**flow/run.sh**
```bash
#!/bin/bash
# the make line also repeats each setting of config.mk as NAME=value (left out here)
make -C /OpenROAD-flow-scripts/flow DESIGN_CONFIG=/design/flow/config.mk WORK_HOME=/design/flow/orfs CLKGATE_MAP_FILE= finish
```
**flow/config.mk**
```make
export PLATFORM = sky130hd
export DESIGN_NAME = top
export DESIGN_NICKNAME = top
export VERILOG_FILES = /design/flow/design.v
export SDC_FILE = /design/flow/constraint.sdc
export NUM_CORES = 4
export LEC_CHECK = 0
export CAP_MARGIN = 20
export CORE_MARGIN = 2
export CORE_UTILIZATION = 72
export CTS_CLUSTER_DIAMETER = 47
export GPL_ROUTABILITY_DRIVEN = 1
export MIN_ROUTING_LAYER = met1
export PLACE_DENSITY = 0.35
export SETUP_SLACK_MARGIN = 1.2
export SLEW_MARGIN = 30
export TNS_END_PERCENT = 35
```
**flow/constraint.sdc**
```tcl
create_clock -name core_clock -period 6.21 [get_ports {clk}]
set_input_delay 1.2420 -clock core_clock [delete_from_list [all_inputs] [get_ports {clk}]]
set_output_delay 1.2420 -clock core_clock [all_outputs]
set_load 0.01 [all_outputs]
```
**flow/design.v**
```verilog
`timescale 1ns / 1ps
module top(input clk, rst_raw, up, left, right, down, 
           input [15:0]switches, output dp,a,b,c,d,e,f,g, output [3:0]anode,
           output load_done, output reg fsm_done);
    wire [7:0] A, B;     
    wire [3:0] init_ram_addr, fsm_ram_addr, ram_addr;    
    wire [1:0] rf_w_addr;
    wire rf_w_en;
    wire ram_w_en, init_ram_w_en, fsm_ram_w_en;    
    wire [1:0] reg_r_addr1, reg_r_addr2, reg_r_addr3, reg_r_addr4;
    wire [7:0] init_w_ram_data, fsm_w_ram_data, 
               w_ram_data, r_ram_data;   
    wire acc_en, acc_clear;
    wire done;
    wire [3:0] pp0, pp1;  
    wire [1:0] A1, A2, B1, B2;   
    wire [4:0] acc;  
    wire [4:0] C11, C12, C21, C22;   
    wire up_clean, left_clean, rst, right_clean, down_clean;    
    reg load_en;
    reg load_button;     
    reg start_button;    
    reg C11_button, C12_button, C21_button, C22_button;  
    reg display;     
    debouncer udb(.clk(clk), .raw(up), .clean(up_clean)); 
    debouncer ldb(.clk(clk), .raw(left), .clean(left_clean)); 
    debouncer cdb(.clk(clk), .raw(rst_raw), .clean(rst));  
    debouncer rdb(.clk(clk), .raw(right), .clean(right_clean)); 
    debouncer ddb(.clk(clk), .raw(down), .clean(down_clean)); 
    load_RAM init(.clk(clk), 
                  .rst(rst), 
                  .en(load_en), 
                  .button(load_button), 
                  .matrices(switches), 
                  .write_en(init_ram_w_en), 
                  .done(load_done), 
                  .ram_addr(init_ram_addr),
                  .w_ram_data(init_w_ram_data));   
    controller fsm(.clk(clk),
                   .rst(rst),
                   .start(start_button),
                   .acc(acc),
                   .ram_addr(fsm_ram_addr),
                   .rf_w_addr(rf_w_addr),
                   .ram_w_en(fsm_ram_w_en), 
                   .rf_w_en(rf_w_en), 
                   .w_ram_data(fsm_w_ram_data), 
                   .reg_r_addr1(reg_r_addr1), 
                   .reg_r_addr2(reg_r_addr2), 
                   .reg_r_addr3(reg_r_addr3), 
                   .reg_r_addr4(reg_r_addr4),
                   .acc_en(acc_en),
                   .acc_clear(acc_clear),
                   .done(done),
                   .C11(C11), 
                   .C12(C12), 
                   .C21(C21), 
                   .C22(C22));
    register_file rf(.clk(clk), 
                     .rst(rst), 
                     .write_en(rf_w_en), 
                     .w_addr(rf_w_addr), 
                     .r_addr1(reg_r_addr1), 
                     .r_addr2(reg_r_addr2), 
                     .r_addr3(reg_r_addr3), 
                     .r_addr4(reg_r_addr4), 
                     .w_data(r_ram_data[1:0]),  
                     .data1(A1), 
                     .data2(A2), 
                     .data3(B1), 
                     .data4(B2));               
    RAM8bit ram(.clk(clk), .rst(rst), .write_en(ram_w_en), .address(ram_addr), 
                .w_data(w_ram_data), .r_data(r_ram_data));       
    multiplier multi0(.A(A1), .B(B1), .product(pp0));
    multiplier multi1(.A(A2), .B(B2), .product(pp1));
    accumulator accum(.clk(clk), .rst(rst), .acc_en(acc_en), .clear(acc_clear), 
                      .pp0(pp0), .pp1(pp1), .acc(acc));
    display seg(.clk(clk), 
                .rst(rst),
                .display(display), 
                .C11(C11), 
                .C12(C12), 
                .C21(C21), 
                .C22(C22),
                .C11_button(C11_button), 
                .C12_button(C12_button),
                .C21_button(C21_button),
                .C22_button(C22_button),
                .dp(dp),.a(a),.b(b),.c(c),.d(d),.e(e),.f(f),.g(g), 
                .anode(anode));   
    assign ram_addr = load_en ? init_ram_addr : fsm_ram_addr;
    assign w_ram_data = load_en ? init_w_ram_data : fsm_w_ram_data;
    assign ram_w_en = load_en ? init_ram_w_en : fsm_ram_w_en;    
    always @(posedge clk) begin
        if(rst)
            fsm_done <= 0;
        else if(done)
            fsm_done <= done;
        else
            fsm_done <= fsm_done;
    end
    always @(posedge clk) begin
        if(rst) begin
            load_en <= 1;    
            load_button <= 0;    
            start_button <= 0;   
            C11_button <= 0;     
            C12_button <= 0;
            C21_button <= 0;
            C22_button <= 0;
            display <= 0;    
        end else if(load_en) begin
            if(load_done) begin  
                load_en <= 0;    
                load_button <= 0;    
            end else begin
                load_en <= 1;
                load_button <= left_clean;    
            end
        end else if(!fsm_done) begin
            load_en <= 0;   
            load_button <= 0;   
            start_button <= right_clean & load_done;   
        end else if(fsm_done) begin  
            load_en <= 0;
            load_button <= 0;
            start_button <= 0;   
            C11_button <= up_clean;  
            C12_button <= left_clean;
            C21_button <= right_clean;
            C22_button <= down_clean;
            display <= 1;    
        end
    end
endmodule
module debouncer(input raw, input clk, output reg clean);
    reg [9:0]counter;    
    always @(posedge clk) begin
        if(raw) begin
            if(!(&counter))  
                counter <= counter + 1;  
        end else begin
            if(counter != 0) 
                counter <= counter - 1;  
        end
        if(&counter)
            clean <= 1;
        else if(counter == 0)
            clean <= 0;
    end
endmodule
module load_RAM(input clk, rst, en, button, input [15:0]matrices,
                output reg write_en, done, output reg [3:0]ram_addr,
                output reg [7:0]w_ram_data);
    reg [2:0]count;  
    reg [1:0]current;
    always @(*) begin
        case(count)
            0: current = matrices[15:14];    
            1: current = matrices[13:12];
            2: current = matrices[11:10];
            3: current = matrices[9:8];
            4: current = matrices[7:6];
            5: current = matrices[5:4];
            6: current = matrices[3:2];
            7: current = matrices[1:0];  
        endcase
    end    
    always @(posedge clk) begin
        if(rst) begin
            count <= 0;
            write_en <= 0;
            done <= 0;
            ram_addr <= 0;
            w_ram_data <= 0;
        end else if(en && button) begin    
            write_en <= done ? 0 : 1;    
            if(!done) begin     
                ram_addr <= count;
                w_ram_data <= {6'b000000,current};   
                count <= count + 1;
                if(&count)
                    done <= 1;   
            end 
        end else if(done) begin   
            count <= 0;
            write_en <= 0;
            done <= 1;   
            ram_addr <= 0;
            w_ram_data <= 0;
        end 
    end
endmodule
module controller(input clk,
                  input rst,
                  input start,
                  input [4:0] acc,
                  output reg [3:0] ram_addr,
                  output reg [1:0] rf_w_addr,
                  output reg ram_w_en, rf_w_en, 
                  output reg [7:0] w_ram_data, 
                  output reg [1:0] reg_r_addr1, reg_r_addr2, reg_r_addr3, reg_r_addr4,
                  output reg acc_en,
                  output reg acc_clear,
                  output reg done,
                  output reg [4:0] C11, C12, C21, C22);
    parameter IDLE = 0; 
    parameter READ_A1 = 1;
    parameter LOAD_A1_READ_A2 = 2;
    parameter LOAD_A2_READ_B1 = 3;
    parameter LOAD_B1_READ_B2 = 4;
    parameter LOAD_B2 = 5;
    parameter MULTIPLY = 6;
    parameter ADD = 7;
    parameter WRITE = 8;
    parameter UPDATE = 9;
    parameter DONE = 10;
    reg [3:0] PS, NS;
    reg [2:0] iteration, next_it;     
    reg [2:0] A1_addr, A2_addr, B1_addr, B2_addr; 
    always @(posedge clk) begin
        if(rst) begin
            PS <= IDLE;
            iteration <= 0;
        end else begin
            PS <= NS;
            iteration <= next_it;
        end
    end
    always @(posedge clk) begin
        if(rst)
            {C11,C12,C21,C22} <= 0;
        else if(PS == WRITE) begin
            case(iteration)
                0: C11 <= acc;
                1: C12 <= acc;
                2: C21 <= acc;
                3: C22 <= acc;
            endcase
        end 
    end
    always @(*) begin
        case(PS)
            IDLE: NS = start ? READ_A1 : IDLE;    
            READ_A1: NS = LOAD_A1_READ_A2;
            LOAD_A1_READ_A2: NS = LOAD_A2_READ_B1;
            LOAD_A2_READ_B1: NS = LOAD_B1_READ_B2;
            LOAD_B1_READ_B2: NS = LOAD_B2;
            LOAD_B2: NS = MULTIPLY;
            MULTIPLY: NS = ADD;
            ADD: NS = WRITE;
            WRITE: NS = UPDATE;  
            UPDATE: NS = (iteration == 4) ? DONE : READ_A1;   
            DONE: NS = IDLE;     
            default: NS = IDLE; 
        endcase     
    end
    always @(*) begin
        case(iteration)
            0: {A1_addr,A2_addr,B1_addr,B2_addr} = {3'd0,3'd1,3'd4,3'd6};
            1: {A1_addr,A2_addr,B1_addr,B2_addr} = {3'd0,3'd1,3'd5,3'd7};
            2: {A1_addr,A2_addr,B1_addr,B2_addr} = {3'd2,3'd3,3'd4,3'd6};
            3: {A1_addr,A2_addr,B1_addr,B2_addr} = {3'd2,3'd3,3'd5,3'd7};
            default: {A1_addr,A2_addr,B1_addr,B2_addr} = {3'd2,3'd3,3'd5,3'd7};
        endcase
    end
    always @(*) begin
        case(iteration)
            0: next_it = (PS == WRITE) ? 1 : 0;
            1: next_it = (PS == WRITE) ? 2 : 1;
            2: next_it = (PS == WRITE) ? 3 : 2;
            3: next_it = (PS == WRITE) ? 4 : 3;
            default: next_it = iteration;    
        endcase
    end
    always @(*) begin
        ram_addr = 0;
        rf_w_addr = 0;
        ram_w_en = 0;
        rf_w_en = 0;
        w_ram_data = 0;
        reg_r_addr1 = 0;
        reg_r_addr2 = 1;
        reg_r_addr3 = 2;
        reg_r_addr4 = 3;
        acc_en = 0;
        acc_clear = 0;
        done = 0;
        case(PS)
            READ_A1: begin  
                rf_w_en = 1;
                ram_addr = A1_addr;
            end
            LOAD_A1_READ_A2: begin    
                rf_w_en = 1;
                rf_w_addr = 0;
                ram_addr = A2_addr;
            end
            LOAD_A2_READ_B1: begin
                rf_w_en = 1;
                rf_w_addr = 1;   
                ram_addr = B1_addr;
            end
            LOAD_B1_READ_B2: begin
                rf_w_en = 1;
                rf_w_addr = 2;
                ram_addr = B2_addr;
            end
            LOAD_B2: begin
                rf_w_en = 1;
                rf_w_addr = 3;
                ram_addr = B2_addr;
            end
            MULTIPLY: begin
                rf_w_addr = 3;
                ram_addr = B2_addr;
            end
            ADD: begin
                acc_en = 1;
                rf_w_addr = 3;
                ram_addr = B2_addr;
            end
            WRITE: begin
                rf_w_addr = 3;
                ram_w_en = 1;
                w_ram_data = {3'b000, acc};    
                ram_addr = {2'b10, iteration[1:0]};    
            end   
            UPDATE: begin
                rf_w_addr = 3;
                done = (iteration == 4) ? 1 : 0;     
                acc_clear = 1;   
            end
            DONE: begin
                rf_w_addr = 3;
                acc_clear = 1;
                done = 1;
            end
            default: ;
        endcase
    end
endmodule
module register_file(clk, rst, write_en, w_addr, r_addr1, r_addr2, r_addr3, 
                     r_addr4, w_data, data1, data2, data3, data4);
    parameter DATA_W = 2;     
    parameter ADDR_CNT = 4;     
    parameter ADDR_W = $clog2(ADDR_CNT);    
    input clk, rst, write_en;
    input [ADDR_W-1:0]r_addr1, r_addr2, r_addr3, r_addr4, w_addr;
    input [DATA_W-1:0]w_data;
    output reg [DATA_W-1:0]data1, data2, data3, data4;
    reg[DATA_W-1:0] mem[0:ADDR_CNT-1];  
    integer i;
    always @(posedge clk) begin
        if(rst) begin
            for(i=0; i<ADDR_CNT; i=i+1) begin
                mem[i] <= 0; 
            end
        end else begin
            if(write_en)
                mem[w_addr] <= w_data;
        end
    end
    always @(*) begin
        data1 = mem[r_addr1];
        data2 = mem[r_addr2];
        data3 = mem[r_addr3];
        data4 = mem[r_addr4];
    end
endmodule
module RAM8bit(clk, rst, write_en, address, w_data, r_data);
    parameter DATA_W = 8;    
    parameter ADDR_CNT = 12;    
    parameter ADDR_W = $clog2(ADDR_CNT);  
    input clk,rst,write_en;
    input [ADDR_W-1:0]address;
    input [DATA_W-1:0]w_data;
    output reg [DATA_W-1:0]r_data;
    reg[DATA_W-1:0] mem[0:ADDR_CNT-1];  
    integer i;
    always @(posedge clk) begin     
        if(rst) begin
            for(i=0; i<ADDR_CNT; i=i+1) 
                mem[i] <= 0;
        end else begin
            if(write_en)
                mem[address] <= w_data;
            else
                r_data <= mem[address];   
        end
    end
endmodule
module multiplier(input [1:0] A, B, output [3:0] product);
    assign product = A * B;
endmodule
module accumulator(input clk, rst, acc_en, clear, input [3:0] pp0, pp1, 
                   output reg [4:0] acc);
    always @(posedge clk) begin
        if(rst || clear)
            acc <= 0;    
        else if(acc_en)
            acc <= pp0 + pp1;  
        else
            acc <= acc;
    end
endmodule
module display(input clk, 
               input rst, 
               input display,
               input [4:0]C11, 
               input [4:0]C12, 
               input [4:0]C21, 
               input [4:0]C22, 
               input C11_button,
               input C12_button,
               input C21_button,
               input C22_button,
               output dp,a,b,c,d,e,f,g, 
               output [3:0]anode);
    wire [4:0] Cij;  
    wire [7:0] bcd_Cij;  
    wire conv_en;   
    wire conv_done;
    wire [3:0] value;   
    display_controller ctrl(.clk(clk),
                            .rst(rst),
                            .display(display),
                            .conv_done(conv_done),
                            .C11(C11),
                            .C12(C12),
                            .C21(C21),
                            .C22(C22),
                            .C11_button(C11_button),
                            .C12_button(C12_button),
                            .C21_button(C21_button),
                            .C22_button(C22_button),
                            .Cij(Cij),
                            .conv_en(conv_en));
    BCDconv converter(.clk(clk), .rst(rst), .en(conv_en), .bin_in({7'b0000000,Cij}), 
                      .bcd_out(bcd_Cij), .done(conv_done));
    anodeGen gen(.clk(clk), .rst(rst), .bcd_in({11'd0, bcd_Cij}), 
                 .anode(anode), .val(value));
    segConv seg(.num(value), .dp(dp),.a(a),.b(b),.c(c),.d(d),.e(e),.f(f),.g(g));
endmodule
module display_controller(input clk,
                          input rst,
                          input display,
                          input conv_done,
                          input [4:0]C11,
                          input [4:0]C12,
                          input [4:0]C21,
                          input [4:0]C22,
                          input C11_button,
                          input C12_button,
                          input C21_button,
                          input C22_button,
                          output reg [4:0]Cij,
                          output reg conv_en);
    parameter IDLE = 0;
    parameter READ = 1;
    parameter CONVERT = 2;
    parameter DISPLAY = 3;
    parameter DONE = 4;
    reg [2:0]PS, NS;
    always @(posedge clk) begin
        if(rst)
            PS <= IDLE;
        else
            PS <= NS;
    end
    always @(*) begin
        case(PS)
            IDLE: NS = display ? READ : IDLE;    
            READ: NS = CONVERT;
            CONVERT: NS = conv_done ? DISPLAY : CONVERT;  
            DISPLAY: NS = (|{C11_button,C12_button,C21_button,C22_button}) 
                           ? READ : DISPLAY;    
            default: NS = IDLE;
        endcase
    end
    always @(*) conv_en = (PS == CONVERT) ? 1 : 0;   
    always @(posedge clk) begin
        if(rst)
            Cij <= 0;
        else begin
            if(PS == READ) begin
                if(C11_button)
                    Cij <= C11;
                else if(C12_button)
                    Cij <= C12;
                else if(C21_button)
                    Cij <= C21;
                else if(C22_button)
                    Cij <= C22;
            end
        end
    end
endmodule
module BCDconv(input clk, en, rst, input [11:0]bin_in, 
               output reg [15:0]bcd_out, output reg done);
    parameter IDLE = 2'b00;
    parameter ADD = 2'b01;
    parameter SHIFT = 2'b10;
    parameter DONE = 2'b11;
    reg [27:0]shift_reg;    
    reg [3:0]shift_idx;     
    reg [1:0]state;        
    always @(posedge clk) begin
        if(rst) begin   
            done <= 0;
            bcd_out <= 0;
            shift_reg <= 0;
            shift_idx <= 0;
            state <= IDLE;
        end else begin
            case(state)
                IDLE: begin
                    done <= 0;
                    if(en) begin
                        shift_idx <= 0;
                        shift_reg <= {16'b0, bin_in};    
                        state <= SHIFT;
                    end
                end
                ADD: begin
                    if(shift_reg[27:24] > 4)
                        shift_reg[27:24] <= shift_reg[27:24] + 3;
                    if(shift_reg[23:20] > 4)
                        shift_reg[23:20] <= shift_reg[23:20] + 3;
                    if(shift_reg[19:16] > 4)
                        shift_reg[19:16] <= shift_reg[19:16] + 3;
                    if(shift_reg[15:12] > 4)
                        shift_reg[15:12] <= shift_reg[15:12] + 3;
                    state <= SHIFT;
                end
                SHIFT: begin  
                    shift_reg <= shift_reg << 1;   
                    shift_idx <= shift_idx + 1;    
                    if(shift_idx == 11)
                        state <= DONE;
                    else
                        state <= ADD;
                end
                DONE: begin
                    bcd_out <= shift_reg[27:12];     
                    done <= 1;
                    state <= IDLE;    
                end
            endcase
        end
    end
endmodule
module anodeGen(input clk, rst, input [15:0]bcd_in, 
                output reg [3:0]anode, output reg [3:0] val);
    reg [9:0] count; 
    always @(posedge clk) begin
        if(rst) begin
            anode <= 4'b1110; 
            val <= 0;
            count <= 0;
        end else begin
            count <= count + 1;
            if(count == 1023) begin    
                anode <= {anode[0],anode[3:1]};	 
                count <= 0;   
            end
            case(anode)
                4'b1110: val <= bcd_in[3:0];
                4'b1101: val <= bcd_in[7:4];
                4'b1011: val <= bcd_in[11:8];
                4'b0111: val <= bcd_in[15:12];
            endcase
        end
    end
endmodule
module segConv(input [3:0]num, output reg dp,a,b,c,d,e,f,g);
    always @(*) begin
        dp = 1'b1;    
        case(num)    
            4'b0000: {a,b,c,d,e,f,g} = 7'b0000001;
            4'b0001: {a,b,c,d,e,f,g} = 7'b1001111;
            4'b0010: {a,b,c,d,e,f,g} = 7'b0010010;
            4'b0011: {a,b,c,d,e,f,g} = 7'b0000110;
            4'b0100: {a,b,c,d,e,f,g} = 7'b1001100;
            4'b0101: {a,b,c,d,e,f,g} = 7'b0100100;
            4'b0110: {a,b,c,d,e,f,g} = 7'b0100000;
            4'b0111: {a,b,c,d,e,f,g} = 7'b0001111;
            4'b1000: {a,b,c,d,e,f,g} = 7'b0000000;
            4'b1001: {a,b,c,d,e,f,g} = 7'b0001100;
            default: {a,b,c,d,e,f,g} = 7'b1111111;
        endcase
    end
endmodule
```
==> out/summary.txt, run 1 <==
Synth Area in Adders: 8.38%
Post-route setup TNS: 0 ns
Buffer type at the clock tree root: sky130_fd_sc_hd__clkbuf_16
Logic depth of the worst path, buffers included: 9
Dominant comb cell: simple AND/OR/NAND/NOR gates
Post-synthesis to final-layout area growth: 11.9%
Average size of a mapped cell: 9.87 µm²
Total cells reported by yosys after synthesis: 1177
Vertical die dimension: 131 µm
Period utilisation layout: 56.1%
Die extent in x: 131 µm
Switching Fraction: 38.1%
Core Util at FP: 73.4%
Flip-flops with a built-in enable: 92
Cell area after layout: 0.0130 mm²
Required @ worst endpoint: 6.46 ns
Maximum capacitance violations: 0
Async S/R FF share, synth: 0%
Hold violation count in the final report: 0
Startpoint of the worst hold path: fsm.PS[0]
Clock Path Buffers: 3
Power dissipated in sequential cells: 0.00289 W
Setup clock skew after layout: 0.0142 ns
Chip footprint: 0.0172 mm²
Leakage dissipation: 5.27 nW
Synth Net Count: 1272
Placement Rows: 46
First-pass GRT wire length: 38.9 mm
Number of synthesis warnings: 13
Largest fanout on the critical path: 9
Headroom to the max-slew limit: 40.3%
Core region area: 0.0158 mm²
Actual slew at the worst max-slew pin: 0.890 ns
Post-synthesis simple-gate area fraction: 16.6%
Worst Path Buf+Inv: 2
Gate count of the mapped netlist: 1177
Post-synthesis cell type with the largest combined area: sky130_fd_sc_hd__edfxtp_1
R2R cell count: 4
Crit-path cells: clkdlybuf4s50_1, inv_1, ha_1, a21o_1, a21oi_1, o21bai_1, a2111oi_0, or3_1, o211ai_1
Number of cells in the finished layout apart from fillers: 1428
Combinational cell power: 0.00286 W
H-tree Lvls: 1
Number of global-route vias before repair: 8262
Post-CTS setup-driven buffer insertion count: 0
Buffers added on ports: 34
Internal: 0.00458 W
Inserted Clock Buffers: 28
Relative contribution of the clock network to total power: 22.3%
Achievable frequency: 0.287 GHz
Xor/xnor share: 4.07%
Switch Pwr: 0.00282 W
Number of cells in the design after placement: 1378
Last element of the critical path: ddb.counter[9]
Maximum vdd drop: 0.369 mV
Clock network power consumption: 0.00165 W
CTS tree: done
Final weighted congestion of routability-driven global placement: 0.844
Cts hold-fix bufs: 0
Number of cells traversed by the worst hold path: 2
Placement-stage cell area: 0.0120 mm²
Cts repair resizes: 0
Most frequent cells after synthesis: sky130_fd_sc_hd__nor2_1, sky130_fd_sc_hd__dfxtp_1, sky130_fd_sc_hd__edfxtp_1
Area share, top type: 23.8%
Routed wire length: 24.1 mm
Power consumption: 0.00740 W
Aoi share: 14.1%
Number of clock sinks: 226
Number of diodes added for antenna fixing: 0
Pin count of the biggest net entering global routing: 73
Number of synthesized register bits: 226
Via-to-Cell Ratio: 6.21
Most area-consuming cells after synthesis: sky130_fd_sc_hd__edfxtp_1, sky130_fd_sc_hd__dfxtp_1, sky130_fd_sc_hd__ha_1
R2R Path Start: load_en
Maximum cell stage delay along the critical path: 0.55 ns
Global-route congestion overflow total: 0
Worst Setup SP: down
Multiplexer share: 6.26%
Kind of cell adding the most delay to the critical path: AND-OR/OR-AND gates
Outcome: complete, no violations
Count of cell types in the netlist: 74
Global Route Usage Sum: 27.9%
Final setup viols: 0
Number of DRC violations after detailed-routing iteration 0: 657
Proportion of power drawn by flip-flops and latches: 39.1%
Cell with the most instances after synthesis: sky130_fd_sc_hd__nor2_1
First-pass iteration count of the detailed router: 6
Fin crit period: 3.48 ns
DRC: 0
Mapped Area: 0.0116 mm²
Setup repair after global routing missed its margin: false
Pins Over Slew Limit: 0
Critical Path AT: 3.73 ns
Critical-path top delay cell: sky130_fd_sc_hd__clkdlybuf4s50_1
Reg2reg setup slack: 3.16 ns
Setup CP Type: in -> reg
Number of top-level pins: 36
Hold-critical path endpoint: fsm.PS[0]
Chip area estimate from yosys synthesis: 0.0116 mm²
Most common flop cell mapped by yosys: sky130_fd_sc_hd__dfxtp_1
Path class of the lowest-slack min-delay path: reg -> reg
Routed WL per cell: 16.9 µm
Final net count: 1287
Total half-perimeter wirelength after legalization and detailed placement: 16.0 mm
Worst setup SP type: input pin
Post-synth seq share: 46.9%
Antenna Nets Post-Route: 0
Worst setup EP type: register
Number of antenna violations at the first check in global routing: 0
Clock transition time at the flip-flop clock pins of the worst setup and hold paths: 0.06 ns
Total via count in the routed design: 8873
Power per Cell Area: 569 mW/mm²
Count of tool warnings: 40
Insertion delay to the later sink of the worst-skew pair: 0.53 ns
Largest power group: registers
Worst r2r dst: ram.mem[1][1]
Share of total power in combinational logic: 38.6%
[stage by stage]
step	hold slack [ns]	util (%)	setup slack, ns
floorplan	0.426	-	3.02
global placement	0.438	75.9	2.36
detailed placement	0.464	75.9	2.24
CTS	0.471	82.0	2.78
global route	0.500	82.1	2.46
finish	0.468	82.1	2.73
[layer usage]
metal / global-route usage, % / wire length [µm] / up-vias
met1: 37.6 / 10800 / 4259
met5: 0 / 0 / -
met2: 47.0 / 11700 / 261
met3: 4.36 / 1200 / 53
li1: - / - / 4300
met4: 7.70 / 436 / 0
[area by class of cell]
class,count,area [µm²]
Multi-Input combinational cell,844,5760
Sequential cell,226,5450
Fill cell,990,2830
Clock buffer,40,831
Timing Repair Buffer,35,348
Tap cell,216,270
Inverter,57,214
Clock inverter,10,126
==> run 2, diff against run 1 <==
- ABC_AREA: default -> 1
- CAP_MARGIN: 20 -> 0
- CTS_CLUSTER_DIAMETER: 47 -> 389
- CTS_CLUSTER_SIZE: default -> 15
- GPL_ROUTABILITY_DRIVEN: 1 -> default
- MIN_ROUTING_LAYER: met1 -> default
- PLACE_DENSITY: 0.35 -> default
- PLACE_DENSITY_LB_ADDON: default -> 0.16
- SETUP_SLACK_MARGIN: 1.2 -> 0.36
- SLEW_MARGIN: 30 -> 20
- TNS_END_PERCENT: 35 -> default
- clock period: 6.21 -> 2.36 ns (I/O delays scaled with it)
==> run 2 against run 1 <==
Still clean. Sequential cell count is the same. Core utilization grew 5.2 points. Setup slack lost 2.7 ns. Synthesized area shrank 2.2%. Register-to-register slack lost 3.1 ns. Critical endpoint is now accum.acc[2]. Largest cell class unchanged. Largest power group is now combinational cells.
==> out/summary.txt, run 2 <==
Inserted Clock Buffers: 19
Async S/R FF share, synth: 0%
Via-to-Cell Ratio: 6.05
Chip footprint: 0.0168 mm²
Fin crit period: 2.28 ns
First-pass GRT wire length: 43.1 mm
Number of synthesized register bits: 226
R2R cell count: 7
Hold violation count in the final report: 0
Final weighted congestion of routability-driven global placement: 0.855
Flip-flops with a built-in enable: 92
Average size of a mapped cell: 8.34 µm²
Vertical die dimension: 130 µm
Pins Over Slew Limit: 0
Reg2reg setup slack: 0.08 ns
Total half-perimeter wirelength after legalization and detailed placement: 17.4 mm
Actual slew at the worst max-slew pin: 0.839 ns
Gate count of the mapped netlist: 1361
Number of antenna violations at the first check in global routing: 0
Mapped Area: 0.0114 mm²
Most common flop cell mapped by yosys: sky130_fd_sc_hd__dfxtp_1
Setup clock skew after layout: 0.0150 ns
Cell area after layout: 0.0134 mm²
Power consumption: 0.0205 W
Aoi share: 11.6%
Insertion delay to the later sink of the worst-skew pair: 0.50 ns
Xor/xnor share: 3.86%
Setup CP Type: reg -> reg
Final setup viols: 0
Die extent in x: 130 µm
Number of cells in the design after placement: 1646
Maximum cell stage delay along the critical path: 0.57 ns
Relative contribution of the clock network to total power: 14.4%
Internal: 0.0117 W
Number of cells traversed by the worst hold path: 2
Most frequent cells after synthesis: sky130_fd_sc_hd__nand2_1, sky130_fd_sc_hd__nor2_1, sky130_fd_sc_hd__dfxtp_1
Achievable frequency: 0.438 GHz
Switching Fraction: 42.9%
Largest fanout on the critical path: 2
Post-route setup TNS: 0 ns
Crit-path cells: nand2_2, fa_2, fa_1, inv_2, fa_2, nand2_2, a21oi_2
Total cells reported by yosys after synthesis: 1361
Number of cells in the finished layout apart from fillers: 1695
Number of diodes added for antenna fixing: 0
Multiplexer share: 0%
Synth Net Count: 1456
Antenna Nets Post-Route: 0
Minimum setup slack after placement: -0.163 ns
Count of cell types in the netlist: 47
Area share, top type: 24.3%
CTS tree: done
Path class of the lowest-slack min-delay path: reg -> reg
Post-synthesis cell type with the largest combined area: sky130_fd_sc_hd__edfxtp_1
Worst Path Buf+Inv: 1
Number of clock sinks: 226
Placement-stage cell area: 0.0123 mm²
Critical-path top delay cell: sky130_fd_sc_hd__fa_2
Critical Path AT: 2.72 ns
Clock transition time at the flip-flop clock pins of the worst setup and hold paths: 0.07 ns
Worst Setup SP: rf.mem[3][1]
Hold-critical path endpoint: fsm.C22[3]
Core region area: 0.0153 mm²
Number of global-route vias before repair: 9505
Required @ worst endpoint: 2.79 ns
Maximum capacitance violations: 0
Routed WL per cell: 16.8 µm
Setup repair after global routing missed its margin: true
Dominant comb cell: simple AND/OR/NAND/NOR gates
Worst setup SP type: register
Outcome: complete, no violations
Switch Pwr: 0.00878 W
Worst r2r dst: accum.acc[2]
Logic depth of the worst path, buffers included: 7
Global-route congestion overflow total: 0
R2R Path Start: rf.mem[3][1]
Pin count of the biggest net entering global routing: 45
Startpoint of the worst hold path: fsm.C22[3]
Period utilisation layout: 96.8%
Final net count: 1569
Most area-consuming cells after synthesis: sky130_fd_sc_hd__edfxtp_1, sky130_fd_sc_hd__dfxtp_1, sky130_fd_sc_hd__nand2_1
DRC: 0
Final setup slack of the worst path: 0.0765 ns
Count of tool warnings: 41
Share of total power in combinational logic: 49.7%
Leakage dissipation: 5.91 nW
Number of top-level pins: 36
Headroom to the max-slew limit: 43.6%
Proportion of power drawn by flip-flops and latches: 35.8%
Kind of cell adding the most delay to the critical path: adder cells
Global Route Usage Sum: 31.3%
Core Util at FP: 74.1%
First-pass iteration count of the detailed router: 6
Routed wire length: 28.4 mm
Maximum vdd drop: 1.00 mV
Worst setup EP type: register
Power per Cell Area: 1530 mW/mm²
Post-synth seq share: 48.0%
Total via count in the routed design: 10300
Buffer type at the clock tree root: sky130_fd_sc_hd__clkbuf_16
Post-synthesis simple-gate area fraction: 22.2%
Combinational cell power: 0.0102 W
Placement Rows: 45
Power dissipated in sequential cells: 0.00734 W
Synth Area in Adders: 8.58%
Number of synthesis warnings: 13
Post-synthesis to final-layout area growth: 17.7%
Cell with the most instances after synthesis: sky130_fd_sc_hd__nand2_1
H-tree Lvls: 1
Largest power group: combinational cells
Clock network power consumption: 0.00295 W
Clock Path Buffers: 3
Last element of the critical path: accum.acc[2]
Chip area estimate from yosys synthesis: 0.0114 mm²
Number of DRC violations after detailed-routing iteration 0: 1032
Buffers added on ports: 34
run 2: repair_timing:
| item | CTS | global route |
|---|---|---|
| endpoints found under the setup margin | 13 | 80 |
| pin swaps | 14 | 14 |
| buffers inserted | 6 | 12 |
| resized | 22 | 58 |
| hold buffers | 0 | 0 |
run 2: layout make-up:
type | count | area (µm²)
Multi-Input combinational cell | 968 | 5550
Sequential cell | 226 | 5460
Fill cell | 818 | 1950
Timing Repair Buffer | 121 | 1030
Inverter | 138 | 529
Clock buffer | 30 | 520
Tap cell | 211 | 264
Clock inverter | 1 | 16.3
run 2: layer usage:
metal / routed length [µm] / GRT usage (%) / share of wire [%] / vias to the layer above
met5: 0 / 0 / 0 / -
met4: 965 / 10.3 / 3.4 / 0
met3: 1970 / 3.80 / 6.9 / 107
met2: 14400 / 55.4 / 51 / 545
met1: 11100 / 40.2 / 39 / 4796
li1: - / - / - / 4805
run 2: through the flow:
step / hold WS [ns] / utilization, %
after floorplan: 0.403 / -
after global placement: 0.407 / 80.6
after detailed placement: 0.426 / 80.6
after CTS: 0.437 / 84.9
after global routing: 0.470 / 87.3
final: 0.453 / 87.3
==> run 3, diff against run 2 <==
- CAP_MARGIN: 0 -> 20
- CTS_CLUSTER_DIAMETER: 389 -> 387
- CTS_CLUSTER_SIZE: 15 -> 21
- HOLD_SLACK_MARGIN: default -> 0.29
- SETUP_SLACK_MARGIN: 0.36 -> 0.37
- clock period: 2.36 -> 2.43 ns (I/O delays scaled with it)
==> run 3 against run 2 <==
Still clean. Clock power shrank 18%. Sequential cell count did not move. Worst hold slack better by 0.00077 ns. Combinational power shrank about 10%. Clock-buffer cell count fell by 8. Largest power group unchanged.
==> out/summary.txt, run 3 <==
Placement-stage cell area: 0.0121 mm²
Number of antenna violations at the first check in global routing: 0
Worst Setup SP: rf.mem[3][1]
Number of cells traversed by the worst hold path: 2
Achievable frequency: 0.440 GHz
Worst Path Buf+Inv: 1
Average size of a mapped cell: 8.34 µm²
Number of DRC violations after detailed-routing iteration 0: 950
Maximum capacitance violations: 0
Worst r2r dst: accum.acc[2]
Gate count of the mapped netlist: 1361
Mapped Area: 0.0114 mm²
Largest power group: combinational cells
Synth Net Count: 1456
Clock Path Buffers: 3
Number of clock sinks: 226
Largest fanout on the critical path: 2
Critical Path AT: 2.70 ns
Startpoint of the worst hold path: fsm.PS[6]
Most frequent cells after synthesis: sky130_fd_sc_hd__nand2_1, sky130_fd_sc_hd__nor2_1, sky130_fd_sc_hd__dfxtp_1
Routed wire length: 26.2 mm
H-tree Lvls: 1
Dominant comb cell: simple AND/OR/NAND/NOR gates
Synth Area in Adders: 8.58%
Final Hold Slack: 0.454 ns
Count of tool warnings: 41
Xor/xnor share: 3.86%
Chip footprint: 0.0168 mm²
Total via count in the routed design: 9773
CTS tree: done
Number of synthesized register bits: 226
Combinational cell power: 0.00913 W
Share of total power in combinational logic: 49.0%
Cell with the most instances after synthesis: sky130_fd_sc_hd__nand2_1
Switching Fraction: 43.0%
Final net count: 1534
Outcome: complete, no violations
Headroom to the max-slew limit: 53.5%
Inserted Clock Buffers: 14
Buffer type at the clock tree root: sky130_fd_sc_hd__clkbuf_16
Worst setup SP type: register
Cell area after layout: 0.0130 mm²
Clock network power consumption: 0.00241 W
Kind of cell adding the most delay to the critical path: adder cells
Most common flop cell mapped by yosys: sky130_fd_sc_hd__dfxtp_1
Insertion delay to the later sink of the worst-skew pair: 0.49 ns
Core Util at FP: 74.1%
Aoi share: 11.6%
Final weighted congestion of routability-driven global placement: 0.897
DRC: 0
Fin crit period: 2.27 ns
Crit-path cells: nand2_2, fa_2, inv_2, ha_4, ha_4, fa_2, nand2_2, a21oi_2
Post-synthesis to final-layout area growth: 14.7%
Maximum cell stage delay along the critical path: 0.58 ns
Number of top-level pins: 36
Post-route setup TNS: 0 ns
Clock transition time at the flip-flop clock pins of the worst setup and hold paths: 0.09 ns
Worst setup EP type: register
Post-synth seq share: 48.0%
Minimum setup slack after placement: -0.0752 ns
Last element of the critical path: accum.acc[2]
Final cell utilization of the core: 85.0%
Actual slew at the worst max-slew pin: 0.698 ns
R2R Path Start: rf.mem[3][1]
Die extent in x: 130 µm
Switch Pwr: 0.00800 W
Reg2reg setup slack: 0.16 ns
Setup CP Type: reg -> reg
Critical-path top delay cell: sky130_fd_sc_hd__fa_2
Power dissipated in sequential cells: 0.00709 W
Total half-perimeter wirelength after legalization and detailed placement: 16.7 mm
Internal: 0.0106 W
Proportion of power drawn by flip-flops and latches: 38.1%
Power per Cell Area: 1430 mW/mm²
Pin count of the biggest net entering global routing: 54
Period utilisation layout: 93.5%
Vertical die dimension: 130 µm
Setup repair after global routing missed its margin: true
R2R cell count: 8
Total cells reported by yosys after synthesis: 1361
Async S/R FF share, synth: 0%
Core region area: 0.0153 mm²
Buffers added on ports: 34
Logic depth of the worst path, buffers included: 8
Pins Over Slew Limit: 0
Number of synthesis warnings: 13
Leakage dissipation: 5.70 nW
Hold-critical path endpoint: fsm.PS[3]
Antenna Nets Post-Route: 0
Count of cell types in the netlist: 47
Area share, top type: 24.3%
Path class of the lowest-slack min-delay path: reg -> reg
Via-to-Cell Ratio: 5.90
Maximum vdd drop: 0.814 mV
Relative contribution of the clock network to total power: 12.9%
Hold violation count in the final report: 0
Final setup slack of the worst path: 0.158 ns
First-pass GRT wire length: 39.4 mm
Global-route congestion overflow total: 0
Flip-flops with a built-in enable: 92
Routed WL per cell: 15.8 µm
Multiplexer share: 0%
Placement Rows: 45
Number of diodes added for antenna fixing: 0
Post-synthesis cell type with the largest combined area: sky130_fd_sc_hd__edfxtp_1
First-pass iteration count of the detailed router: 5
Most area-consuming cells after synthesis: sky130_fd_sc_hd__edfxtp_1, sky130_fd_sc_hd__dfxtp_1, sky130_fd_sc_hd__nand2_1
Post-synthesis simple-gate area fraction: 22.2%
Global Route Usage Sum: 28.6%
Number of global-route vias before repair: 8796
Final setup viols: 0
Setup clock skew after layout: 0.00995 ns
Required @ worst endpoint: 2.85 ns
Chip area estimate from yosys synthesis: 0.0114 mm²
run 3: cell type report:
class	instances	area, µm²
multi-input combinational	968	5570
tap	211	264
fill	871	2290
clock inverter	1	6.26
timing repair buffer	91	792
inverter	138	529
clock buffer	22	402
sequential	226	5450
run 3: metrics by stage:
stage                     instances  power (W)
after floorplan                1361     0.0128
after global placement         1617     0.0146
after detailed placement       1617     0.0151
after CTS                      1641     0.0177
after global routing           1657     0.0200
final                          1657     0.0186
run 3: routing by layer:
layer	vias up	share of wire, %	global-route usage (%)
li1	4727	-	-
met1	4558	40	37.6
met5	-	0	0
met4	0	3.1	9.80
met3	83	5.9	3.14
met2	405	51	49.6
run 3: repair_timing:
action,CTS,global route
pin swaps,10,20
hold buffers,0,0
endpoints found under the hold margin,0,0
buffers inserted,1,16
resized,15,66
endpoints found under the setup margin,44,75
==> run 4, diff against run 3 <==
- ABC_AREA: 1 -> default
- CORE_ASPECT_RATIO: default -> 1.72
- CTS_CLUSTER_DIAMETER: 387 -> 47
- CTS_CLUSTER_SIZE: 21 -> default
- GPL_ROUTABILITY_DRIVEN: default -> 1
- HOLD_SLACK_MARGIN: 0.29 -> default
- MIN_ROUTING_LAYER: default -> met1
- PLACE_DENSITY_LB_ADDON: 0.16 -> 0.05
- SETUP_SLACK_MARGIN: 0.37 -> 1.44
- SLEW_MARGIN: 20 -> 30
- clock period: 2.43 -> 5.67 ns (I/O delays scaled with it)
==> run 4 against run 3 <==
Still clean on timing, DRC and antenna. Clock power shrank 46%. Combinational power shrank 66%. First-iteration DRC count shrank 45%. Worst hold slack gained 0.0091 ns. Non-clock buffer count shrank 56. Synthesized area grew 2.3%. Sequential power shrank 55%. Critical path type is now in -> reg. Design area shrank 3.1%. Core utilization shrank 4.6 points. Clock skew is essentially flat.
==> out/summary.txt, run 4 <==
Outcome: complete, no violations
Number of cells in the finished layout apart from fillers: 1386
Final net count: 1280
Largest fanout on the critical path: 9
Number of synthesized register bits: 226
Clock network power consumption: 0.00130 W
Number of cells in the design after placement: 1348
CTS tree: done
Post-route setup TNS: 0 ns
Worst Setup SP: up
Number of synthesis warnings: 13
Pins Over Slew Limit: 0
Number of top-level pins: 36
Actual slew at the worst max-slew pin: 1.01 ns
Share of total power in combinational logic: 41.1%
Pin count of the biggest net entering global routing: 65
Number of diodes added for antenna fixing: 0
Area share, top type: 23.8%
Cell area after layout: 0.0126 mm²
Leakage dissipation: 5.11 nW
Synth Area in Adders: 8.38%
Placement-stage cell area: 0.0120 mm²
Insertion delay to the later sink of the worst-skew pair: 0.50 ns
Multiplexer share: 6.26%
Relative contribution of the clock network to total power: 17.1%
Switch Pwr: 0.00300 W
Chip footprint: 0.0172 mm²
Buffers added on ports: 34
Cts hold-fix bufs: 0
Synth Net Count: 1272
Antenna Nets Post-Route: 0
Cts repair resizes: 0
Aoi share: 14.1%
Startpoint of the worst hold path: display
Headroom to the max-slew limit: 32.2%
Most area-consuming cells after synthesis: sky130_fd_sc_hd__edfxtp_1, sky130_fd_sc_hd__dfxtp_1, sky130_fd_sc_hd__ha_1
Buffer type at the clock tree root: sky130_fd_sc_hd__clkbuf_16
Final setup viols: 0
Inserted Clock Buffers: 21
Most common flop cell mapped by yosys: sky130_fd_sc_hd__dfxtp_1
Hold violation count in the final report: 0
Post-synth seq share: 46.9%
Routed WL per cell: 17.4 µm
Proportion of power drawn by flip-flops and latches: 41.9%
Fin crit period: 3.50 ns
Power dissipated in sequential cells: 0.00318 W
Crit-path cells: clkdlybuf4s50_1, inv_1, ha_1, a21o_1, a21oi_1, o21bai_1, a2111oi_0, nor2_1, xor2_1
Last element of the critical path: udb.counter[7]
Gate count of the mapped netlist: 1177
Post-synthesis simple-gate area fraction: 16.6%
First-pass GRT wire length: 40.5 mm
Most frequent cells after synthesis: sky130_fd_sc_hd__nor2_1, sky130_fd_sc_hd__dfxtp_1, sky130_fd_sc_hd__edfxtp_1
DRC: 0
Setup repair after global routing missed its margin: false
Chip area estimate from yosys synthesis: 0.0116 mm²
Maximum capacitance violations: 0
Core region area: 0.0157 mm²
Dominant comb cell: simple AND/OR/NAND/NOR gates
R2R cell count: 4
Number of cells traversed by the worst hold path: 2
Reg2reg setup slack: 2.62 ns
Final weighted congestion of routability-driven global placement: 0.871
Global-route congestion overflow total: 0
Path class of the lowest-slack min-delay path: reg -> reg
Worst Path Buf+Inv: 2
Switching Fraction: 39.5%
Critical Path AT: 3.75 ns
Post-synthesis to final-layout area growth: 8.70%
Async S/R FF share, synth: 0%
Clock Path Buffers: 3
Cell with the most instances after synthesis: sky130_fd_sc_hd__nor2_1
Worst r2r dst: ram.mem[1][1]
Placement Rows: 60
Setup clock skew after layout: 0.00957 ns
First-pass iteration count of the detailed router: 5
Worst setup SP type: input pin
Logic depth of the worst path, buffers included: 9
Xor/xnor share: 4.07%
Kind of cell adding the most delay to the critical path: AND-OR/OR-AND gates
Largest power group: registers
Number of global-route vias before repair: 8879
Die extent in x: 101 µm
Critical-path top delay cell: sky130_fd_sc_hd__a2111oi_0
Via-to-Cell Ratio: 6.26
Internal: 0.00459 W
Mapped Area: 0.0116 mm²
R2R Path Start: load_en
Clock transition time at the flip-flop clock pins of the worst setup and hold paths: 0.06 ns
Post-CTS setup-driven buffer insertion count: 0
Total via count in the routed design: 8671
Maximum cell stage delay along the critical path: 0.68 ns
Total half-perimeter wirelength after legalization and detailed placement: 17.2 mm
Worst setup EP type: register
Count of tool warnings: 38
Power consumption: 0.00759 W
Vertical die dimension: 171 µm
Number of DRC violations after detailed-routing iteration 0: 524
Total cells reported by yosys after synthesis: 1177
Core Util at FP: 74.0%
Routed wire length: 24.1 mm
Count of cell types in the netlist: 74
Flip-flops with a built-in enable: 92
Global Route Usage Sum: 28.9%
Number of antenna violations at the first check in global routing: 0
Maximum vdd drop: 0.384 mV
Average size of a mapped cell: 9.87 µm²
Final cell utilization of the core: 80.4%
Power per Cell Area: 601 mW/mm²
Hold-critical path endpoint: seg.ctrl.PS[2]
Combinational cell power: 0.00312 W
H-tree Lvls: 1
Number of clock sinks: 226
Setup CP Type: in -> reg
Period utilisation layout: 61.7%
Required @ worst endpoint: 5.92 ns
Post-synthesis cell type with the largest combined area: sky130_fd_sc_hd__edfxtp_1
Achievable frequency: 0.286 GHz
run 4: cell type report:
cell class	instances	area (µm²)
clock buffers	29	566
flip-flops and latches	226	5450
well taps	186	233
multi-input cells	844	5760
inverters	57	214
repair buffers	35	348
fillers	1043	3070
clock inverters	9	51.3
run 4: through the flow:
step	setup slack (ns)	hold WS [ns]
after CTS	2.18	0.461
after detailed placement	1.66	0.451
after global placement	1.82	0.439
after floorplan	2.59	0.426
final	2.17	0.463
after global routing	1.99	0.490
run 4: routing by layer:
layer | wire length (µm) | part of all wire [%] | track usage, % | up-vias
met1 | 9100 | 38 | 30.4 | 4158
met4 | 894 | 3.7 | 12.1 | 0
li1 | - | - | - | 4270
met2 | 13400 | 55 | 55.9 | 175
met3 | 753 | 3.1 | 4.04 | 68
met5 | 0 | 0 | 0 | -
==> run 5, diff against run 4 <==
- ABC_AREA: default -> 1
- CORE_ASPECT_RATIO: 1.72 -> default
- CTS_CLUSTER_DIAMETER: 47 -> 224
- CTS_CLUSTER_SIZE: default -> 14
- PLACE_DENSITY_LB_ADDON: 0.05 -> 0.16
- SETUP_SLACK_MARGIN: 1.44 -> 0.29
- SLEW_MARGIN: 30 -> 40
- clock period: 5.67 -> 2.39 ns (I/O delays scaled with it)
==> run 5 against run 4 <==
Still clean. Via count up 13%. First-iteration DRC count is 64% higher. Register-to-register slack got worse by 2.5 ns. Synthesized cell count increased by 16%. Highest routed layer unchanged.
==> out/summary.txt, run 5 <==
H-tree Lvls: 1
Largest power group: combinational cells
Routed WL per cell: 15.6 µm
Power dissipated in sequential cells: 0.00715 W
Pin count of the biggest net entering global routing: 54
Maximum capacitance violations: 0
Clock network power consumption: 0.00302 W
First-pass GRT wire length: 42.0 mm
R2R Path Start: rf.mem[3][1]
Storage cell area: 0.00545 mm²
CTS tree: done
Setup repair after global routing missed its margin: true
Aoi share: 11.6%
Most frequent cells after synthesis: sky130_fd_sc_hd__nand2_1, sky130_fd_sc_hd__nor2_1, sky130_fd_sc_hd__dfxtp_1
Hold-critical path endpoint: fsm.PS[10]
Reg2reg setup slack: 0.09 ns
Number of clock sinks: 226
Setup clock skew after layout: 0.0189 ns
Final weighted congestion of routability-driven global placement: 0.904
Flip-flops with a built-in enable: 92
R2R cell count: 7
Buffers added on ports: 34
Power per Cell Area: 1480 mW/mm²
Chip footprint: 0.0168 mm²
Met1 routing resource usage after global routing: 38.7%
Routed wire length: 26.2 mm
Core Util at FP: 74.1%
Cts hold-fix bufs: 0
Kind of cell adding the most delay to the critical path: adder cells
Total of fill cells in the finished design: 868
Setup CP Type: reg -> reg
Post-synth seq share: 48.0%
Total via count in the routed design: 9803
Switching Fraction: 42.1%
Number of synthesis warnings: 13
Hold violation count in the final report: 0
Comb gate area: 0.00538 mm²
Buffer type at the clock tree root: sky130_fd_sc_hd__clkbuf_16
Total cells reported by yosys after synthesis: 1361
Final setup viols: 0
DRC: 0
Critical Path AT: 2.74 ns
Post-synthesis to final-layout area growth: 15.0%
Final net count: 1552
Clock transition time at the flip-flop clock pins of the worst setup and hold paths: 0.07 ns
Count of tool warnings: 41
Crit path top cell by count: sky130_fd_sc_hd__fa_2
Crit-path cells: nand2_2, fa_2, fa_1, inv_2, fa_2, nand2_1, a21oi_2
Area share, top type: 24.3%
Async S/R FF share, synth: 0%
Most common flop cell mapped by yosys: sky130_fd_sc_hd__dfxtp_1
Final cell utilization of the core: 85.3%
Gate count of the mapped netlist: 1361
Logic depth of the worst path, buffers included: 7
Largest fanout on the critical path: 2
Worst Path Buf+Inv: 1
Headroom to the max-slew limit: 61.1%
Internal: 0.0112 W
Number of DRC violations after detailed-routing iteration 0: 860
Post-synthesis simple-gate area fraction: 22.2%
Worst Setup SP: rf.mem[3][1]
Post-route setup TNS: 0 ns
Met2 usage: 54.0%
Number of global-route vias before repair: 9385
Path class of the lowest-slack min-delay path: reg -> reg
Worst setup SP type: register
Via-to-Cell Ratio: 5.84
Chip area estimate from yosys synthesis: 0.0114 mm²
Required @ worst endpoint: 2.83 ns
Average size of a mapped cell: 8.34 µm²
Worst r2r dst: accum.acc[2]
Number of synthesized register bits: 226
Fin crit period: 2.30 ns
Insertion delay to the later sink of the worst-skew pair: 0.50 ns
Period utilisation layout: 96.3%
Global-route congestion overflow total: 0
Multiplexer share: 0%
Achievable frequency: 0.434 GHz
Mapped Area: 0.0114 mm²
Share of total power in combinational logic: 47.4%
Number of diodes added for antenna fixing: 0
Maximum cell stage delay along the critical path: 0.56 ns
Post-synthesis cell type with the largest combined area: sky130_fd_sc_hd__edfxtp_1
Number of cells traversed by the worst hold path: 2
Inserted Clock Buffers: 20
Placement Rows: 45
Synth Area in Adders: 8.58%
Xor/xnor share: 3.86%
Die extent in x: 130 µm
Cell with the most instances after synthesis: sky130_fd_sc_hd__nand2_1
Switch Pwr: 0.00814 W
Actual slew at the worst max-slew pin: 0.578 ns
Combinational cell power: 0.00917 W
Outcome: complete, no violations
Clock Path Buffers: 3
Pins Over Slew Limit: 0
Number of antenna violations at the first check in global routing: 0
Global Route Usage Sum: 30.2%
Most area-consuming cells after synthesis: sky130_fd_sc_hd__edfxtp_1, sky130_fd_sc_hd__dfxtp_1, sky130_fd_sc_hd__nand2_1
First-pass iteration count of the detailed router: 8
Proportion of power drawn by flip-flops and latches: 37.0%
Leakage dissipation: 5.83 nW
GRT Max-Usage Layer: met2
Core region area: 0.0153 mm²
Synth Net Count: 1456
Count of cell types in the netlist: 47
Startpoint of the worst hold path: fsm.PS[5]
Antenna Nets Post-Route: 0
Total half-perimeter wirelength after legalization and detailed placement: 17.2 mm
Worst setup EP type: register
Last element of the critical path: accum.acc[2]
Maximum vdd drop: 1.04 mV
Number of top-level pins: 36
Vertical die dimension: 130 µm
Relative contribution of the clock network to total power: 15.6%
Dominant comb cell: simple AND/OR/NAND/NOR gates
Met3 track utilization from global routing: 3.43%
Critical-path top delay cell: sky130_fd_sc_hd__fa_2
-- run 5: per-layer routing --
layer	wire length (µm)	up-vias
li1	-	4773
met3	1480	96
met5	0	-
met2	13200	392
met1	10600	4542
met4	882	0
-- run 5: final cells by class --
cell class | count | area share, %
multi-input cells | 968 | 41.2
repair buffers | 103 | 6.57
inverters | 138 | 4.00
well taps | 211 | 2.02
clock inverters | 1 | 0.125
clock buffers | 32 | 4.34
flip-flops and latches | 226 | 41.7
-- run 5: through the flow --
| stage | area [µm²] | setup WS (ns) | cells | power, W | hold WS (ns) |
|---|---|---|---|---|---|
| finish | 13100 | 0.0876 | 1679 | 0.0193 | 0.429 |
| global route | 13100 | 0.0329 | 1679 | 0.0207 | 0.446 |
| CTS | 12900 | 0.149 | 1671 | 0.0189 | 0.426 |
| detailed placement | 12300 | -0.178 | 1637 | 0.0156 | 0.415 |
| global placement | 12300 | -0.00820 | 1637 | 0.0151 | 0.406 |
| floorplan | 11400 | 0.239 | 1361 | 0.0130 | 0.403 |
-- run 5: timing repair --
action / CTS / global route
setup buffers: 1 / 8
setup endpoints to repair: 12 / 45
pin swaps: 7 / 1
gates resized: 11 / 26
==> run 6, diff against run 5 <==
- ABC_AREA: 1 -> default
- CAP_MARGIN: 20 -> 0
- CELL_PAD_IN_SITES_GLOBAL_PLACEMENT: default -> 2
- CORE_UTILIZATION: 72 -> 40
- CTS_CLUSTER_DIAMETER: 224 -> default
- CTS_CLUSTER_SIZE: 14 -> default
- GPL_ROUTABILITY_DRIVEN: 1 -> default
- MIN_ROUTING_LAYER: met1 -> met2
- PLACE_DENSITY_LB_ADDON: 0.16 -> default
- SETUP_SLACK_MARGIN: 0.29 -> default
- SLEW_MARGIN: 40 -> 20
- clock period: 2.39 -> 10.0 ns (I/O delays scaled with it)
==> run 6 against run 5 <==
Sequential share of layout area down 0.18 points. Synthesized area is 2.3% higher. Sequential power shrank 75%. Critical path type is now in -> reg. Largest power group is now registers.
==> out/summary.txt, run 6 <==
Startpoint of the worst hold path: seg.ctrl.PS[0]
Buffer type at the clock tree root: sky130_fd_sc_hd__clkbuf_16
Crit-path cells: clkdlybuf4s50_1, inv_1, ha_1, a21o_1, a21oi_1, o21bai_1, a2111oi_0, nor2_1, xor2_1
Total half-perimeter wirelength after legalization and detailed placement: 17.2 mm
Aoi share: 14.1%
Number of synthesis warnings: 13
Actual slew at the worst max-slew pin: 1.03 ns
Maximum capacitance violations: 0
Combinational cell power: 0.00178 W
H-tree Lvls: 1
Comb gate area: 0.00575 mm²
Largest power group: registers
Final net count: 1289
Kind of cell adding the most delay to the critical path: AND-OR/OR-AND gates
Total of fill cells in the finished design: 2747
Cts hold-fix bufs: 0
Vertical die dimension: 174 µm
Core Util at FP: 40.6%
Last element of the critical path: cdb.counter[7]
Final cell utilization of the core: 45.8%
Synth Area in Adders: 8.38%
Antenna Nets Post-Route: 0
Setup CP Type: in -> reg
Headroom to the max-slew limit: 31.1%
Area share, top type: 23.8%
Worst setup SP type: input pin
Insertion delay to the later sink of the worst-skew pair: 0.54 ns
Number of cells traversed by the worst hold path: 1
Setup repair after global routing missed its margin: false
Critical-path top delay cell: sky130_fd_sc_hd__a2111oi_0
Cell with the most instances after synthesis: sky130_fd_sc_hd__nor2_1
Number of diodes added for antenna fixing: 0
Die extent in x: 174 µm
Number of cells in the finished layout apart from fillers: 1598
Number of top-level pins: 36
Count of cell types in the netlist: 74
Fin crit period: 4.29 ns
Post-synthesis cell type with the largest combined area: sky130_fd_sc_hd__edfxtp_1
R2R cell count: 4
Required @ worst endpoint: 10.27 ns
CTS tree: done
Worst Setup SP: rst_raw
Relative contribution of the clock network to total power: 21.1%
Inserted Clock Buffers: 27
Xor/xnor share: 4.07%
Post-route setup TNS: 0 ns
Most common flop cell mapped by yosys: sky130_fd_sc_hd__dfxtp_1
Internal: 0.00276 W
Final weighted congestion of routability-driven global placement: 0.790
Pins Over Slew Limit: 0
Post-synthesis to final-layout area growth: 12.9%
Global Route Usage Sum: 25.2%
Chip footprint: 0.0304 mm²
Share of total power in combinational logic: 39.4%
Hold violation count in the final report: 0
First-pass GRT wire length: 42.5 mm
Storage cell area: 0.00545 mm²
Post-CTS setup-driven buffer insertion count: 0
Total cells reported by yosys after synthesis: 1177
Switch Pwr: 0.00175 W
Count of tool warnings: 40
Switching Fraction: 38.8%
Outcome: complete, no violations
Minimum setup slack after placement: 5.19 ns
Maximum cell stage delay along the critical path: 0.64 ns
Worst setup EP type: register
Core region area: 0.0286 mm²
Worst Path Buf+Inv: 2
Average size of a mapped cell: 9.87 µm²
Number of cells in the design after placement: 1549
Chip area estimate from yosys synthesis: 0.0116 mm²
Post-synth seq share: 46.9%
Synth Net Count: 1272
Most area-consuming cells after synthesis: sky130_fd_sc_hd__edfxtp_1, sky130_fd_sc_hd__dfxtp_1, sky130_fd_sc_hd__ha_1
First-pass iteration count of the detailed router: 6
Flip-flops with a built-in enable: 92
Number of clock sinks: 226
Dominant comb cell: simple AND/OR/NAND/NOR gates
Multiplexer share: 6.26%
R2R Path Start: load_en
Worst r2r dst: ram.mem[1][1]
Number of DRC violations after detailed-routing iteration 0: 1056
Mapped Area: 0.0116 mm²
Number of synthesized register bits: 226
Most frequent cells after synthesis: sky130_fd_sc_hd__nor2_1, sky130_fd_sc_hd__dfxtp_1, sky130_fd_sc_hd__edfxtp_1
Global-route congestion overflow total: 0
Number of antenna violations at the first check in global routing: 0
Period utilisation layout: 42.9%
Logic depth of the worst path, buffers included: 9
Largest fanout on the critical path: 9
Gate count of the mapped netlist: 1177
Total via count in the routed design: 11700
Via-to-Cell Ratio: 7.30
Post-synthesis simple-gate area fraction: 16.6%
Maximum vdd drop: 0.191 mV
Hold-critical path endpoint: seg.ctrl.PS[0]
Async S/R FF share, synth: 0%
Number of global-route vias before repair: 12800
Final Hold Slack: 0.453 ns
Clock transition time at the flip-flop clock pins of the worst setup and hold paths: 0.06 ns
Proportion of power drawn by flip-flops and latches: 39.5%
Final setup slack of the worst path: 5.71 ns
Routed wire length: 25.7 mm
Reg2reg setup slack: 6.82 ns
Path class of the lowest-slack min-delay path: reg -> reg
Critical Path AT: 4.56 ns
Power dissipated in sequential cells: 0.00178 W
Final setup viols: 0
Clock Path Buffers: 3
Clock network power consumption: 0.000954 W
Power per Cell Area: 344 mW/mm²
Routed WL per cell: 16.1 µm
Leakage dissipation: 5.24 nW
Pin count of the biggest net entering global routing: 74
Placement Rows: 62
Cts repair resizes: 0
Achievable frequency: 0.233 GHz
DRC: 0
Buffers added on ports: 34
Setup clock skew after layout: 0.0120 ns
-- run 6: final cells by class --
cell class | instances | share of cell area [%]
inverters | 57 | 1.63
well taps | 384 | 3.66
multi-input cells | 844 | 43.9
repair buffers | 38 | 2.82
flip-flops and latches | 226 | 41.6
clock buffers | 38 | 5.86
clock inverters | 11 | 0.611
-- run 6: stage by stage --
step | power (W) | area [µm²]
4_1_cts | 0.00453 | 13100
2_1_floorplan | 0.00310 | 11600
3_5_place_dp | 0.00356 | 12300
5_1_grt | 0.00492 | 13100
3_3_place_gp | 0.00355 | 12300
6_report | 0.00452 | 13100
-- run 6: per-layer routing --
layer  GRT usage (%)  up-vias  wire length, µm
li1                -     4258                -
met5           0.962        -                0
met4            4.13        0             1070
met1               -     4284                0
met3            36.7      134            10800
met2            28.9     2991            13800
==> run 7, diff against run 6 <==
- CAP_MARGIN: 0 -> 20
- CELL_PAD_IN_SITES_GLOBAL_PLACEMENT: 2 -> default
- CORE_UTILIZATION: 40 -> 69
- MIN_ROUTING_LAYER: met2 -> default
- clock period: 10.0 -> 5.24 ns (I/O delays scaled with it)
==> run 7 against run 6 <==
Clock-buffer cell count is 6 lower. Design area decreased by 2.2%. Synthesized cell count stayed put. Cell count decreased by 11%.
==> out/summary.txt, run 7 <==
Total half-perimeter wirelength after legalization and detailed placement: 15.5 mm
Placement Rows: 47
Logic depth of the worst path, buffers included: 9
Post-synthesis cell type with the largest combined area: sky130_fd_sc_hd__edfxtp_1
Post-synth seq share: 46.9%
Most area-consuming cells after synthesis: sky130_fd_sc_hd__edfxtp_1, sky130_fd_sc_hd__dfxtp_1, sky130_fd_sc_hd__ha_1
Number of global-route vias before repair: 8295
Multiplexer share: 6.26%
Post-route setup TNS: 0 ns
Number of clock sinks: 226
Global Route Usage Sum: 25.9%
Clock Path Buffers: 3
Proportion of power drawn by flip-flops and latches: 40.3%
Vertical die dimension: 134 µm
Cell with the most instances after synthesis: sky130_fd_sc_hd__nor2_1
Worst setup SP type: input pin
First-pass GRT wire length: 38.8 mm
Average size of a mapped cell: 9.87 µm²
R2R cell count: 4
Final net count: 1284
Buffers added on ports: 34
Worst Path Buf+Inv: 2
Final setup viols: 0
DRC: 0
Global-route congestion overflow total: 0
Reg2reg setup slack: 2.31 ns
Maximum cell stage delay along the critical path: 0.58 ns
Power dissipated in sequential cells: 0.00340 W
Fin crit period: 3.33 ns
Mapped Area: 0.0116 mm²
Number of diodes added for antenna fixing: 0
Clock network power consumption: 0.00168 W
Period utilisation layout: 63.6%
Achievable frequency: 0.300 GHz
Synth Area in Adders: 8.38%
Path class of the lowest-slack min-delay path: reg -> reg
Total cells reported by yosys after synthesis: 1177
Gate count of the mapped netlist: 1177
Setup repair after global routing missed its margin: false
Number of DRC violations after detailed-routing iteration 0: 603
Chip footprint: 0.0179 mm²
Via-to-Cell Ratio: 6.08
Xor/xnor share: 4.07%
Kind of cell adding the most delay to the critical path: AND-OR/OR-AND gates
Final Hold Slack: 0.458 ns
Outcome: complete, no violations
Pins Over Slew Limit: 0
Worst setup EP type: register
Antenna Nets Post-Route: 0
Inserted Clock Buffers: 24
Dominant comb cell: simple AND/OR/NAND/NOR gates
Most frequent cells after synthesis: sky130_fd_sc_hd__nor2_1, sky130_fd_sc_hd__dfxtp_1, sky130_fd_sc_hd__edfxtp_1
Flip-flops with a built-in enable: 92
H-tree Lvls: 1
Last element of the critical path: ddb.counter[9]
Insertion delay to the later sink of the worst-skew pair: 0.52 ns
Pin count of the biggest net entering global routing: 53
Maximum capacitance violations: 0
Chip area estimate from yosys synthesis: 0.0116 mm²
Internal: 0.00520 W
Switching Fraction: 38.3%
Startpoint of the worst hold path: fsm.PS[0]
Most common flop cell mapped by yosys: sky130_fd_sc_hd__dfxtp_1
Aoi share: 14.1%
Routed wire length: 22.7 mm
Async S/R FF share, synth: 0%
Cts hold-fix bufs: 0
Total of fill cells in the finished design: 1137
Number of top-level pins: 36
Setup clock skew after layout: 0.0199 ns
First-pass iteration count of the detailed router: 5
Combinational cell power: 0.00335 W
Crit-path cells: clkdlybuf4s50_1, inv_1, ha_1, a21o_1, a21oi_1, o21bai_1, a2111oi_0, or3_1, o211ai_1
Critical-path top delay cell: sky130_fd_sc_hd__a2111oi_0
Synth Net Count: 1272
Core Util at FP: 70.3%
Final weighted congestion of routability-driven global placement: 0.824
Hold-critical path endpoint: fsm.PS[0]
CTS tree: done
Relative contribution of the clock network to total power: 19.9%
Total via count in the routed design: 8674
Post-synthesis to final-layout area growth: 10.5%
Routed WL per cell: 15.9 µm
Post-CTS setup-driven buffer insertion count: 0
Number of cells traversed by the worst hold path: 2
R2R Path Start: load_en
Worst r2r dst: ram.mem[1][1]
Area share, top type: 23.8%
Worst Setup SP: down
Number of synthesis warnings: 13
Core region area: 0.0165 mm²
Switch Pwr: 0.00323 W
Number of antenna violations at the first check in global routing: 0
Required @ worst endpoint: 5.48 ns
Maximum vdd drop: 0.388 mV
Setup CP Type: in -> reg
Count of tool warnings: 40
Largest power group: registers
Share of total power in combinational logic: 39.8%
Post-synthesis simple-gate area fraction: 16.6%
Power consumption: 0.00843 W
Count of cell types in the netlist: 74
Power per Cell Area: 657 mW/mm²
Number of synthesized register bits: 226
Critical Path AT: 3.57 ns
Clock transition time at the flip-flop clock pins of the worst setup and hold paths: 0.06 ns
Headroom to the max-slew limit: 29.0%
Actual slew at the worst max-slew pin: 1.05 ns
Leakage dissipation: 5.20 nW
Cts repair resizes: 0
Die extent in x: 134 µm
Hold violation count in the final report: 0
Largest fanout on the critical path: 9
Buffer type at the clock tree root: sky130_fd_sc_hd__clkbuf_16
## run 7: layer usage
layer  up-vias  routed length (µm)  GRT usage (%)
li1       4286                   -              -
met2       192               10800           43.0
met3        33                1080           3.58
met5         -                   0              0
met4         0                 388           6.44
met1      4163               10500           36.0
## run 7: stage by stage
| step | cell area (µm²) | util, % | worst slack (ns) | std cells |
|---|---|---|---|---|
| CTS | 12800 | 77.6 | 1.95 | 1427 |
| detailed placement | 12000 | 72.8 | 1.42 | 1383 |
| global route | 12800 | 77.6 | 1.71 | 1427 |
| floorplan | 11600 | - | 2.25 | 1177 |
| finish | 12800 | 77.6 | 1.91 | 1427 |
| global placement | 12000 | 72.8 | 1.52 | 1383 |
## run 7: layout make-up
cell class / count / area [µm²] / area share (%)
clock buffers: 32 / 692 / 5.39
clock inverters: 12 / 104 / 0.810
inverters: 57 / 214 / 1.67
multi-input cells: 844 / 5740 / 44.7
flip-flops and latches: 226 / 5450 / 42.5
well taps: 220 / 275 / 2.15
repair buffers: 36 / 355 / 2.77
Power figures rest on the tool's default switching activity, not on a simulated workload.
